Design MazeRunner, start of the top module:
module MazeRunner(clk,RST_n,SS_n,MOSI,MISO,SCLK,PWMR,PWML,
                  DIRR,DIRL,IR_EN,BMPL_n,BMPR_n,buzz,
				  buzz_n,RX,LED);
==> flow/config.mk <==
export PLATFORM = sky130hd
export DESIGN_NAME = MazeRunner
export DESIGN_NICKNAME = MazeRunner
export VERILOG_FILES = /design/flow/design.v
export SDC_FILE = /design/flow/constraint.sdc
export NUM_CORES = 4
export LEC_CHECK = 0
export CAP_MARGIN = 20
export CORE_MARGIN = 2
export CORE_UTILIZATION = 40
export GPL_ROUTABILITY_DRIVEN = 0
export SETUP_SLACK_MARGIN = -0.12
export SLEW_MARGIN = 20
==> flow/constraint.sdc <==
create_clock -name core_clock -period 10.0 [get_ports {clk}]
set_input_delay 2.0000 -clock core_clock [delete_from_list [all_inputs] [get_ports {clk}]]
set_output_delay 2.0000 -clock core_clock [all_outputs]
set_load 0.01 [all_outputs]
run.sh (not shown) runs the stock make flow with config.mk's settings and CLKGATE_MAP_FILE=.
Rerun with:
CTS_CLUSTER_DIAMETER = 77   (was default)
GPL_TIMING_DRIVEN = 1   (was default)
HOLD_SLACK_MARGIN = 0.19   (was default)
SLEW_MARGIN = 5   (was 20)
clock period = 13.5 ns   (was 10.0 ns; I/O delays follow)
Outcome: Wire length is about the same. Utilization went down by 0.12 points. Count of clock-buffer cells in the layout fell by 6. Cell area barely changes.
Rerun with:
CORE_UTILIZATION = 20   (was 40)
CTS_CLUSTER_DIAMETER = default   (was 77)
GPL_ROUTABILITY_DRIVEN = default   (was 0)
GPL_TIMING_DRIVEN = default   (was 1)
HOLD_SLACK_MARGIN = default   (was 0.19)
PLACE_DENSITY = 0.6   (was default)
SETUP_SLACK_MARGIN = default   (was -0.12)
SLEW_MARGIN = 20   (was 5)
clock period = 10.1 ns   (was 13.5 ns; I/O delays follow)
After rerunning: Combinational power rises by a quarter to a third; setup slack degrades by 2.5 ns; total power rises by a quarter to a third; die size rises by well over a third.


MazeRunner again, from the RTL that the note above started with.
clock: 4.72 ns
lec_check: 0
abc_area: 1
cap_margin: 15
core_aspect_ratio: 0.93
core_margin: 2
core_utilization: 72
cts_cluster_size: 72
hold_slack_margin: 0.25
place_density: 0.37
setup_slack_margin: -0.33
slew_margin: 0
The baseline completed, yet does not pass: setup timing.
Rerun with:
--- a/flow/config.mk
+++ b/flow/config.mk
@@ -9,2 +9 @@
-export CAP_MARGIN = 15
-export CORE_ASPECT_RATIO = 0.93
+export CAP_MARGIN = 20
@@ -14 +12,0 @@
-export HOLD_SLACK_MARGIN = 0.25
@@ -16,2 +14,2 @@
-export SETUP_SLACK_MARGIN = -0.33
-export SLEW_MARGIN = 0
+export SETUP_SLACK_MARGIN = 0.52
+export SLEW_MARGIN = 20
What happened: The changed run finished but failed the layout checks on setup timing. Clock-buffer cell count goes down by 18. Design area goes up by 3.3%. Total power goes down by 1.1%. Via count goes up by 6.4%.


Starting RTL as in the previous note.
==> flow/design.v (excerpt) <==
module MazeRunner(clk,RST_n,SS_n,MOSI,MISO,SCLK,PWMR,PWML,
                  DIRR,DIRL,IR_EN,BMPL_n,BMPR_n,buzz,
				  buzz_n,RX,LED);
  input clk;		 
  input RST_n;		 
  output SS_n;		 
  output MOSI;		 
  output SCLK;		 
  input MISO;		 
  output PWMR;		 
  output PWML;		 
  output DIRR;		 
  output DIRL;		 
  output IR_EN;		 
  input BMPL_n;		 
  input BMPR_n;		 
  output buzz;		 
  output buzz_n;
  input RX;			 
  output [7:0] LED;	 
  wire rst_n;		 
  wire send_resp;	 
  wire cmd_rdy;		 
  wire [15:0] cmd;	 
  wire clr_cmd_rdy;	 
  wire [11:0] IR_R0,IR_R1,IR_R2,IR_R3;
  wire [11:0] IR_L0,IR_L1,IR_L2,IR_L3;
  wire moving;
  wire IR_vld;					 
  wire line_present;		 
  wire err_vld;				 
  wire go;
  wire [15:0] err_raw;		 
  wire [15:0] err_opn_lp;	 
  wire [15:0] error;		 
  wire signed [11:0] lft_spd,rght_spd;
  wire bmp_raw;				 
  localparam FAST_SIM = 1;		 
  rst_synch iRST(.clk(clk),.RST_n(RST_n),.rst_n(rst_n));
  mtr_drv iDRV(.clk(clk), .rst_n(rst_n), .lft_duty(lft_spd), .rght_duty(rght_spd), .DIRL(DIRL), .DIRR(DIRR), .PWML(PWML), .PWMR(PWMR));
  IR_intf #(.FAST_SIM(FAST_SIM)) iINTF(.clk(clk), .rst_n(rst_n), .IR_R0(IR_R0), .IR_R1(IR_R1), .IR_R2(IR_R2), .IR_R3(IR_R3), .IR_L0(IR_L0), .IR_L1(IR_L1), .IR_L2(IR_L2), .IR_L3(IR_L3), .IR_en(IR_EN), .IR_vld(IR_vld), .line_present(line_present), .SS_n(SS_n), .SCLK(SCLK), .MOSI(MOSI), .MISO(MISO));
  err_compute iERR(.error(err_raw), .err_vld(err_vld), .IR_R0(IR_R0), .IR_L0(IR_L0), .IR_R1(IR_R1), .IR_L1(IR_L1), .IR_R2(IR_R2), .IR_L2(IR_L2), .IR_R3(IR_R3), .IR_L3(IR_L3), .IR_vld(IR_vld), .clk(clk), .rst_n(rst_n));
  cmd_proc #(FAST_SIM) iCMDPROC(.clk(clk), .rst_n(rst_n), .BMPL_n(BMPL_n), .BMPR_n(BMPR_n), .go(go), .err_opn_lp(err_opn_lp), .line_present(line_present), .buzz(buzz), .RX(RX));
  assign buzz_n = ~buzz;
  assign error = (line_present) ? err_raw : err_opn_lp;	 
  ...
clock: 5.67 ns
lec_check: 0
abc_area: 0
cap_margin: 35
cell_pad_in_sites_detail_placement: 1
cell_pad_in_sites_global_placement: 1
core_margin: 5
core_utilization: 27
cts_cluster_diameter: 78
cts_cluster_size: 98
gpl_routability_driven: 0
gpl_timing_driven: 0
hold_slack_margin: -0.04
min_routing_layer: met1
place_density_lb_addon: 0.17
setup_slack_margin: -0.3
slew_margin: 10
The starting point finished but fails on setup timing.
==> next run, changes <==
Settings changed: ABC_AREA 0 to not set, CAP_MARGIN 35 to 20, CELL_PAD_IN_SITES_DETAIL_PLACEMENT 1 to not set, CELL_PAD_IN_SITES_GLOBAL_PLACEMENT 1 to not set, CORE_MARGIN 5 to 2, CORE_UTILIZATION 27 to 67, CTS_CLUSTER_DIAMETER 78 to not set, CTS_CLUSTER_SIZE 98 to not set, GPL_ROUTABILITY_DRIVEN 0 to not set, GPL_TIMING_DRIVEN 0 to not set, HOLD_SLACK_MARGIN -0.04 to not set, MIN_ROUTING_LAYER met1 to not set, PLACE_DENSITY_LB_ADDON 0.17 to not set, SETUP_SLACK_MARGIN -0.3 to not set, SLEW_MARGIN 10 to 20.
Clock period 5.67 ns to 5.12 ns, I/O delays scaled along.
The changed run finished but fails on setup timing; flip-flop count stays the same; sequential share of layout area shrinks by 0.75 points; register-to-register slack degrades by 0.62 ns; setup slack got worse by 0.62 ns; non-clock buffer count went up by 116; combinational power falls by about 8%; utilization increases by 50 points; count of clock-buffer cells in the layout rose by 24; synthesized cell count does not change.


## red
MazeRunner again, from the RTL that the note above started with.
Settings: LEC_CHECK=0, ABC_AREA=1, CAP_MARGIN=20, CORE_MARGIN=2, CORE_UTILIZATION=72, CTS_CLUSTER_DIAMETER=389, CTS_CLUSTER_SIZE=10, PLACE_DENSITY_LB_ADDON=0.1, SETUP_SLACK_MARGIN=1.88, SLEW_MARGIN=20; clock period 6.42 ns.
### red -> blue
- PLACE_DENSITY now 0.65, previously not set
- SETUP_SLACK_MARGIN now 0.01, was 1.88
- CTS_CLUSTER_SIZE no longer set, was 10
- CTS_CLUSTER_DIAMETER no longer set, was 389
- PLACE_DENSITY_LB_ADDON no longer set, was 0.1
- the clock period (ns, I/O delays scaled along) now 4.72, was 6.42
Results
- Of red and blue, just one finished clean: red.
- Delta (blue minus red): share of power burned in combinational logic has remained practically unchanged; power after layout increased by about 37% relative to the old numbers; net switching share of the total power up 0.20 points.
- Net switching power figure: blue vs red up 0.43 mW
- blue against red: detailed-routed wire length on met3 went down; count of hold-fix buffers inserted at cts did not really move.
> inputs changed (blue -> green)
- SETUP_SLACK_MARGIN now 1.76, was 0.01
- ABC_AREA no longer set, was 1
- the clock period (ns, I/O delays scaled along) now 7.0, was 4.72
[summary]
green: PASS, flow complete, no timing, DRC or antenna violations. In the flow results for green and blue, the worst slew slack as a fraction of its limit is larger on green. Going from blue to green, estimated wirelength of the detail-placed design shrinks by about 13%. On power share of the combinational group, green and blue are basically level. In green relative to blue, count of clock-buffer cells in the layout had gone up by a few percent. On number of setup buffers added after CTS: green sits above blue.


run A:
MazeRunner again, from the RTL that the note above started with.
// MazeRunner
module MazeRunner(clk,RST_n,SS_n,MOSI,MISO,SCLK,PWMR,PWML,
                  DIRR,DIRL,IR_EN,BMPL_n,BMPR_n,buzz,
				  buzz_n,RX,LED);
==> flow/config.mk <==
export PLATFORM = sky130hd
export DESIGN_NAME = MazeRunner
export DESIGN_NICKNAME = MazeRunner
export VERILOG_FILES = /design/flow/design.v
export SDC_FILE = /design/flow/constraint.sdc
export NUM_CORES = 4
export LEC_CHECK = 0
export CAP_MARGIN = 20
export CELL_PAD_IN_SITES_DETAIL_PLACEMENT = 2
export CORE_ASPECT_RATIO = 0.7
export CORE_MARGIN = 6
export CORE_UTILIZATION = 44
export CTS_CLUSTER_DIAMETER = 28
export GPL_TIMING_DRIVEN = 0
export MAX_ROUTING_LAYER = met4
export MIN_ROUTING_LAYER = met2
export PLACE_DENSITY = 0.76
export SLEW_MARGIN = 20
==> flow/constraint.sdc <==
create_clock -name core_clock -period 7.45 [get_ports {clk}]
set_input_delay 1.4900 -clock core_clock [delete_from_list [all_inputs] [get_ports {clk}]]
set_output_delay 1.4900 -clock core_clock [all_outputs]
set_load 0.01 [all_outputs]
Run A: aborted in 5_1_grt (tool error)
The following lists how run B was set up differently from run A:
- swapping 44 for 40 in CORE_UTILIZATION
- clearing CTS_CLUSTER_DIAMETER, which used to be 28
- clearing MIN_ROUTING_LAYER, which used to be met2
- swapping 0.76 for 0.6 in PLACE_DENSITY
- clearing GPL_TIMING_DRIVEN, which used to be 0
- clearing MAX_ROUTING_LAYER, which used to be met4
- clearing CORE_ASPECT_RATIO, which used to be 0.7
- clearing CELL_PAD_IN_SITES_DETAIL_PLACEMENT, which used to be 2
- swapping 6 for 2 in CORE_MARGIN
- swapping 7.45 for 10.0 in the clock period (ns, I/O delays scaled along)
- Having completed the whole flow, run B delivered a layout that passed the timing, DRC and antenna checks.
- Changes observed in run B relative to run A: setup slack after placement up 4.41 ns; estimated wirelength of the detail-placed design down about 50%; placed cell count down about 1.1%.
- The lower y dimension of the die came out of run A.
- Measured against each other, run A and run B differ in x dimension of the die, the lower figure coming from run B.
- Between run A and run B, total placed instance area is higher for run A, run B comes in under that.
- Level count of the clock H-tree: run A and run B compared, lower one is run B
- Per the comparison of run B with run A, area of the die +about 2.3%, number of buffers created by CTS -about 50%.
> inputs changed (run B -> run C)
- SETUP_SLACK_MARGIN newly set to -0.46
- PLACE_DENSITY removed (was 0.6)
- CORE_UTILIZATION changed from 40 to 64
- the clock period (ns, I/O delays scaled along) changed from 10.0 to 4.6
Findings:
- Of run C and run B, just one finished clean: run B.
- STATUS hold slack: run C loses against run B
- Note that the average wire length per cell after detail routing recorded for run C amounts to 1.13 times the value seen in run B.
- Layout overhead on the synthesized area is lower on run B
- Taking run B as the reference, in run C count of plain and timing-repair buffers in the layout higher; switching share of total power -0.38 points; routed wire length moved up.
- Run B -> run C: area taken by flip-flops and latches flat
Changes in run D relative to run C:
- CORE_UTILIZATION changed from 64 to 59
- SETUP_SLACK_MARGIN changed from -0.46 to 1.93
- the clock period (ns, I/O delays scaled along) changed from 4.6 to 7.16
Notes after the runs:
- Cell at the slowest stage of the critical path: sky130_fd_sc_hd__fa_2 -> run C, sky130_fd_sc_hd__fa_1 -> run D
- In run D the global placement routability congestion turned out 3.2% lower than in run C.
- Run D ended with every stage complete and zero timing, DRC or antenna violations.
- Summary of run D over run C: final routed wire length divided by cell count now larger, number of well taps now larger, sequential share of layout area now larger, final-stage net count now smaller.
- Number of stages on the worst setup path: lower on run D
### run D -> run E
- an added PLACE_DENSITY_LB_ADDON of 0.19
- a deleted SETUP_SLACK_MARGIN that had been 1.93
- a change of CORE_UTILIZATION from 59 to 72
- an added ABC_AREA of 1
- a change of the clock period (ns, I/O delays scaled along) from 7.16 to 5.09
==> comparison <==
Of run D and run E, only run D finishes the flow clean. The flow for run E finished, though final verification flagged setup timing. As far as port buffer count goes, run E and run D are indistinguishable; the numbers are identical. Area reported by Yosys stat grows slightly when moving from run D to run E. Changes observed in run E relative to run D: final standard cell count with taps included and fillers excluded has increased; count of standard-cell rows has decreased; total negative setup slack has decreased. Comparing register-to-register setup slack for run D and run E, the bigger number came from run D. Higher share of total power in the clock network among run D and run E: run D. Compared to run D, run E has DRC marker count from the first detailed-route iteration about 50% higher. [run E] global-route usage rose 5.9 points relative to run D. Across both runs, number of nets in the layout was higher for run E than for run D. Of run D and run E, the run reporting the higher clock-cell share of area was run D. The endpoint of the most critical setup path comes out iPID.D_term_flopped[14]$_DFF_P_ in one run and DIRR in the other, namely in run E and run D respectively.


Setup of run 1:
Starting RTL as in the previous note.
Settings: LEC_CHECK=0, CAP_MARGIN=20, CELL_PAD_IN_SITES_DETAIL_PLACEMENT=0, CORE_MARGIN=2, CORE_UTILIZATION=69, MIN_ROUTING_LAYER=met1, PLACE_DENSITY_LB_ADDON=0.17, SETUP_SLACK_MARGIN=0.47, SLEW_MARGIN=20; clock period 6.83 ns.
diff inputs: run 1 => run 2
Settings: SETUP_SLACK_MARGIN removed (was 0.47); CELL_PAD_IN_SITES_DETAIL_PLACEMENT removed (was 0); PLACE_DENSITY newly set to 0.6; PLACE_DENSITY_LB_ADDON removed (was 0.17); MIN_ROUTING_LAYER removed (was met1); CORE_UTILIZATION changed from 69 to 40; the clock period (ns, I/O delays scaled along) changed from 6.83 to 7.84.
Findings:
Share of the clock period used by the worst path in run 2 vs run 1: down 1.1 points
Delta (run 2 minus run 1): internal power contribution moved down; number of buffers inserted by post-CTS setup repair moved down; die area moved up; headroom to the max-slew limit moved down.
diff inputs: run 2 => run 3
Settings: PLACE_DENSITY: 0.6 -> unset; CORE_UTILIZATION: 40 -> 68; the clock period (ns, I/O delays scaled along): 7.84 -> 5.09.
Findings:
- Run 3: flow complete, layout not clean; failing: negative setup slack
- Post-detailed-route via-to-cell ratio went up by more than 10% going from run 2 to run 3.
- Changes observed in run 3 relative to run 2: cell count moved down, worst hold-check slack went up 4.5 ps.
- Note that the fmax recorded for run 3 amounts to 1.2 times the value seen in run 2.
- Taking run 2 as 1.0, run 3 lands at 1.09 on aggregate routed wire length.
- Summary: with run 2 as the reference, combinational power in run 3 moved up by more than half.
- Cell at the slowest stage of the critical path: sky130_fd_sc_hd__or4_4 -> run 3, sky130_fd_sc_hd__a2111oi_0 -> run 2
- iINTF.line_present as the launch point of the critical path was reported by run 2, and iCMDPROC.tmr[18] by run 3.
--- input diff run 3..run 4 ---
Settings: CORE_UTILIZATION now 40, was 68; PLACE_DENSITY now 0.6, previously not set; the clock period (ns, I/O delays scaled along) now 9.13, was 5.09.
### Flow results
- The final layout from run 4, which completed every stage, passed the timing, DRC and antenna checks at the end of the flow.
- In run 4 relative to run 3, routed length on met2 had gone down by more than 10%.
- Higher total half-perimeter wirelength after legalization and detailed placement among run 4 and run 3: run 3
- Post-route clock period utilization, run 4 and run 3: lower on run 4
- The setup slack reported for run 4 is greater than that of run 3 by 2340 ps.
- Against run 3, global-route wire length before repair in run 4 came out better.
- Run 4: number of rows in the core area 20 above run 3
- The final design area excluding fillers number comes out higher for run 3 vs run 4.
- Diff run 4 and run 3: register-to-register path setup slack lower in run 3
- Source of the critical timing path: iCMDPROC.tmr[18] -> run 3, BMPR_n -> run 4
- In the flow results for run 4 and run 3, the vertical die dimension is smaller on run 3.
- The slowest stage cell on the critical path comes out sky130_fd_sc_hd__clkdlybuf4s50_1 in one run and sky130_fd_sc_hd__or4_4 in the other, namely in run 4 and run 3 respectively.
Power and IR drop assume default switching activity.
